job 6585:
Design SelectionSort_custom_SIMD_instruction, start of the top module:
module SelectionSort_custom_SIMD_instruction (clk, reset, 
	in_v, rd, vrd1, vrd2, 
		in_data, in_vdata1, in_vdata2, 
	out_v, out_rd, out_vrd1, out_vrd2, 
		out_data, out_vdata1, out_vdata2);
Size in the first run: ~15000 cells after synthesis, roughly 3500 flip-flops, roughly 130000 um2 of cells after synthesis.
Settings: LEC_CHECK=0, ABC_AREA=1, CAP_MARGIN=20, CELL_PAD_IN_SITES_GLOBAL_PLACEMENT=2, CORE_MARGIN=2, CORE_UTILIZATION=40, GPL_ROUTABILITY_DRIVEN=0, HOLD_SLACK_MARGIN=0.27, MAX_ROUTING_LAYER=met4, MIN_ROUTING_LAYER=met2, SLEW_MARGIN=20; clock period 4.5 ns.
run.sh (not shown) runs the stock make flow with config.mk's settings and CLKGATE_MAP_FILE=.
Inputs modified between job 6585 and job 6132:
# job 6585
export LEC_CHECK = 0
export ABC_AREA = 1
export CAP_MARGIN = 20
export CELL_PAD_IN_SITES_GLOBAL_PLACEMENT = 2
export CORE_MARGIN = 2
export CORE_UTILIZATION = 40
export GPL_ROUTABILITY_DRIVEN = 0
export HOLD_SLACK_MARGIN = 0.27
export MAX_ROUTING_LAYER = met4
export MIN_ROUTING_LAYER = met2
export SLEW_MARGIN = 20
create_clock -name core_clock -period 4.5 [get_ports {clk}]
# job 6132
export LEC_CHECK = 0
export ABC_AREA = 1
export CAP_MARGIN = 20
export CORE_MARGIN = 2
export CORE_UTILIZATION = 72
export PLACE_DENSITY_LB_ADDON = 0.06
export SETUP_SLACK_MARGIN = 0.54
export SLEW_MARGIN = 20
create_clock -name core_clock -period 1.98 [get_ports {clk}]
### Flow results
The log for job 6132 ends in global routing with error GRT-0232, so the run never completed.
Going from job 6585 to job 6132, synthesized area ~0 delta, pre-CTS setup slack -1670 ps, initial core utilization +32 points, total cells reported by yosys after synthesis ~0 delta, area of the core -about 44%.
Number of placed instances with taps included came out lower on job 6132 than on job 6585.
Input-level comparison between job 6254 and job 6132:
# job 6132
export LEC_CHECK = 0
export ABC_AREA = 1
export CAP_MARGIN = 20
export CORE_MARGIN = 2
export CORE_UTILIZATION = 72
export PLACE_DENSITY_LB_ADDON = 0.06
export SETUP_SLACK_MARGIN = 0.54
export SLEW_MARGIN = 20
create_clock -name core_clock -period 1.98 [get_ports {clk}]
# job 6254
export LEC_CHECK = 0
export CAP_MARGIN = 20
export CORE_MARGIN = 2
export CORE_UTILIZATION = 54
export SLEW_MARGIN = 20
create_clock -name core_clock -period 3.73 [get_ports {clk}]
[summary]
- Count of standard-cell rows (job 6254 vs. job 6132) increases by more than 10%
- Job 6254 completed every stage of the flow, and the final layout passed the timing, DRC and antenna checks.
- The run showing the greater placed wire-length estimate is job 6132.
- Per the comparison of job 6254 with job 6132, TritonCTS sink count ~0 delta; global placement routability congestion shows a reduction of about 13%; number of gates given a new drive strength after cts now smaller.
- Going from job 6132 to job 6254, number of distinct library cells after synthesis grows by 65%.
- Compared with job 6132, in job 6254 die area went up by 26%; total standard cell area after synthesis moved down.
--- input diff job 6254..job 3671 ---
# job 6254
export LEC_CHECK = 0
export CAP_MARGIN = 20
export CORE_MARGIN = 2
export CORE_UTILIZATION = 54
export SLEW_MARGIN = 20
create_clock -name core_clock -period 3.73 [get_ports {clk}]
# job 3671
export LEC_CHECK = 0
export CAP_MARGIN = 20
export CORE_MARGIN = 2
export CORE_UTILIZATION = 45
export SLEW_MARGIN = 20
create_clock -name core_clock -period 3.73 [get_ports {clk}]
Notes after the runs:
- Wire length shrinks slightly when moving from job 6254 to job 3671.
- Diff job 6254..job 3671 | cell internal power dissipation | negligible
- Going from job 6254 to job 3671, the global-route wire length before repair was found to have gone down by 0.56%.
- From job 6254 to job 3671 the numbers moved as follows: achievable frequency picked up an extra about 5%, number of fill cells in the layout picked up an extra 31%.
The following lists how job 7369 was set up differently from job 3671:
# job 3671
export LEC_CHECK = 0
export CAP_MARGIN = 20
export CORE_MARGIN = 2
export CORE_UTILIZATION = 45
export SLEW_MARGIN = 20
create_clock -name core_clock -period 3.73 [get_ports {clk}]
# job 7369
export LEC_CHECK = 0
export CAP_MARGIN = 20
export CELL_PAD_IN_SITES_DETAIL_PLACEMENT = 0
export CELL_PAD_IN_SITES_GLOBAL_PLACEMENT = 1
export CORE_ASPECT_RATIO = 1.76
export CORE_MARGIN = 6
export CORE_UTILIZATION = 43
export CTS_CLUSTER_SIZE = 29
export MIN_ROUTING_LAYER = met2
export SLEW_MARGIN = 10
export TNS_END_PERCENT = 45
create_clock -name core_clock -period 4.09 [get_ports {clk}]
Notes after the runs:
- On global-route wire length before repair, job 7369 does worse than job 3671.
- The via count reported for job 7369 is higher than the one for job 3671.
- Job 3671 has lower average wire length per cell after detail routing than job 7369.
- The run showing the smaller sequential share of layout area is job 3671.
- Job 7369 vs job 3671, start-to-end type of the worst setup path: flop to flop vs flop to output port
- Antenna diode count in job 7369 is 74 higher than in job 3671
- The higher cell count of job 7369 and job 3671 is in job 7369.


SelectionSort_custom_SIMD_instruction again, from the RTL that the note above started with.
Design SelectionSort_custom_SIMD_instruction, start of the top module:
module SelectionSort_custom_SIMD_instruction (clk, reset, 
	in_v, rd, vrd1, vrd2, 
		in_data, in_vdata1, in_vdata2, 
	out_v, out_rd, out_vrd1, out_vrd2, 
		out_data, out_vdata1, out_vdata2);
	input clk, reset;
	input in_v;
	input [4:0] rd;
	input [2:0] vrd1, vrd2;			
	input [32-1:0] in_data;
	input [256-1:0] in_vdata1, in_vdata2;	
	output out_v;
	output [4:0] out_rd;
	output [2:0] out_vrd1, out_vrd2;	
	output  [32-1:0] out_data;
	output [256-1:0] out_vdata1, out_vdata2;
	reg [13-1:0] valid_sr;
	reg [5*13-1:0] rd_sr; 
	reg [3*13-1:0] vrd1_sr, vrd2_sr;
	always @(posedge clk) begin
		if (reset) begin
			valid_sr<=0; rd_sr<=0; vrd1_sr<=0; vrd2_sr<=0;
		end else begin
			valid_sr<= (valid_sr<<1)|in_v;			
			  rd_sr <= (   rd_sr<<5)| rd;
			vrd1_sr <= ( vrd1_sr<<3)|vrd1; 
			vrd2_sr <= ( vrd2_sr<<3)|vrd2;
		end
	end
	assign out_v   =valid_sr[  13-1];
	assign out_rd  =   rd_sr[5*13-1-:5];
	assign out_vrd1= vrd1_sr[3*13-1-:3]; 
	assign out_vrd2= vrd2_sr[3*13-1-:3];
	wire [255:0] in_valid, out_valid;
	assign in_valid = in_v ? in_vdata1 : 0;
	assign out_vdata1 = out_v ? out_valid : 0;
	SelectionSort selection_sort(.clock(clk), .in(in_valid), .out(out_valid));
	assign out_data = 0;
	assign out_vdata2 = 0;
endmodule  
clock: 3.47 ns
lec_check: 0
cap_margin: 20
core_margin: 2
core_utilization: 64
slew_margin: 20
The starting point completed with no timing, DRC or antenna violations.
Next try:
ABC_AREA = 1   (was unset)
CORE_UTILIZATION = 72   (was 64)
clock period = 1.41 ns   (was 3.47 ns; I/O delays follow)
Effect: The new run did not get past global routing (5_1_grt) on GRT-0232; synthesized cell count grows by 53%; die size shrinks by 6.1%; synthesized area grows by 5.6%.
Next try:
ABC_AREA = unset   (was 1)
CAP_MARGIN = 40   (was 20)
CTS_CLUSTER_DIAMETER = 396   (was unset)
CTS_CLUSTER_SIZE = 14   (was unset)
PLACE_DENSITY = 0.95   (was unset)
TNS_END_PERCENT = 5   (was unset)
clock period = 2.94 ns   (was 1.41 ns; I/O delays follow)
The new run produced a layout that fails on negative setup slack. Area after synthesis drops by a few percent. Die size came out lower by a few percent. Synthesized cell count came out lower by a quarter to a third.
Next try:
CAP_MARGIN = 0   (was 40)
CORE_ASPECT_RATIO = 0.67   (was unset)
CORE_UTILIZATION = 69   (was 72)
CTS_CLUSTER_DIAMETER = 26   (was 396)
CTS_CLUSTER_SIZE = 57   (was 14)
GPL_ROUTABILITY_DRIVEN = 1   (was unset)
HOLD_SLACK_MARGIN = 0.23   (was unset)
PLACE_DENSITY = unset   (was 0.95)
SETUP_SLACK_MARGIN = 0.71   (was unset)
TNS_END_PERCENT = 85   (was 5)
clock period = 2.46 ns   (was 2.94 ns; I/O delays follow)
Now the flow stopped in global routing (5_1_grt).
Synthesized area stays the same.
Synthesized cell count does not change.
Die size grows by 4.3%.
Next try:
CAP_MARGIN = 15   (was 0)
CORE_ASPECT_RATIO = unset   (was 0.67)
CORE_UTILIZATION = 15   (was 69)
CTS_CLUSTER_DIAMETER = unset   (was 26)
CTS_CLUSTER_SIZE = 62   (was 57)
GPL_ROUTABILITY_DRIVEN = unset   (was 1)
HOLD_SLACK_MARGIN = unset   (was 0.23)
MIN_ROUTING_LAYER = met2   (was unset)
PLACE_DENSITY = 0.82   (was unset)
SETUP_SLACK_MARGIN = 0.55   (was 0.71)
TNS_END_PERCENT = 50   (was 85)
clock period = 6.44 ns   (was 2.46 ns; I/O delays follow)
What happened:
- This time the run produced a clean layout
- die area rises to 4.6 times its value
- area after synthesis stays the same
- synthesized cell count does not change
Next try:
CAP_MARGIN = 35   (was 15)
CORE_ASPECT_RATIO = 0.67   (was unset)
CORE_UTILIZATION = 68   (was 15)
CTS_CLUSTER_DIAMETER = 26   (was unset)
CTS_CLUSTER_SIZE = 77   (was 62)
GPL_ROUTABILITY_DRIVEN = 1   (was unset)
HOLD_SLACK_MARGIN = 0.23   (was unset)
MIN_ROUTING_LAYER = unset   (was met2)
PLACE_DENSITY = unset   (was 0.82)
PLACE_DENSITY_LB_ADDON = 0.04   (was unset)
SETUP_SLACK_MARGIN = -0.07   (was 0.55)
TNS_END_PERCENT = 85   (was 50)
clock period = 1.97 ns   (was 6.44 ns; I/O delays follow)
This time the run died in global routing (5_1_grt), error GRT-0232.
Area after synthesis stays the same.
Synthesized cell count stays the same.
Die area falls by 78%.
Power is estimated from default activity; no workload was simulated.
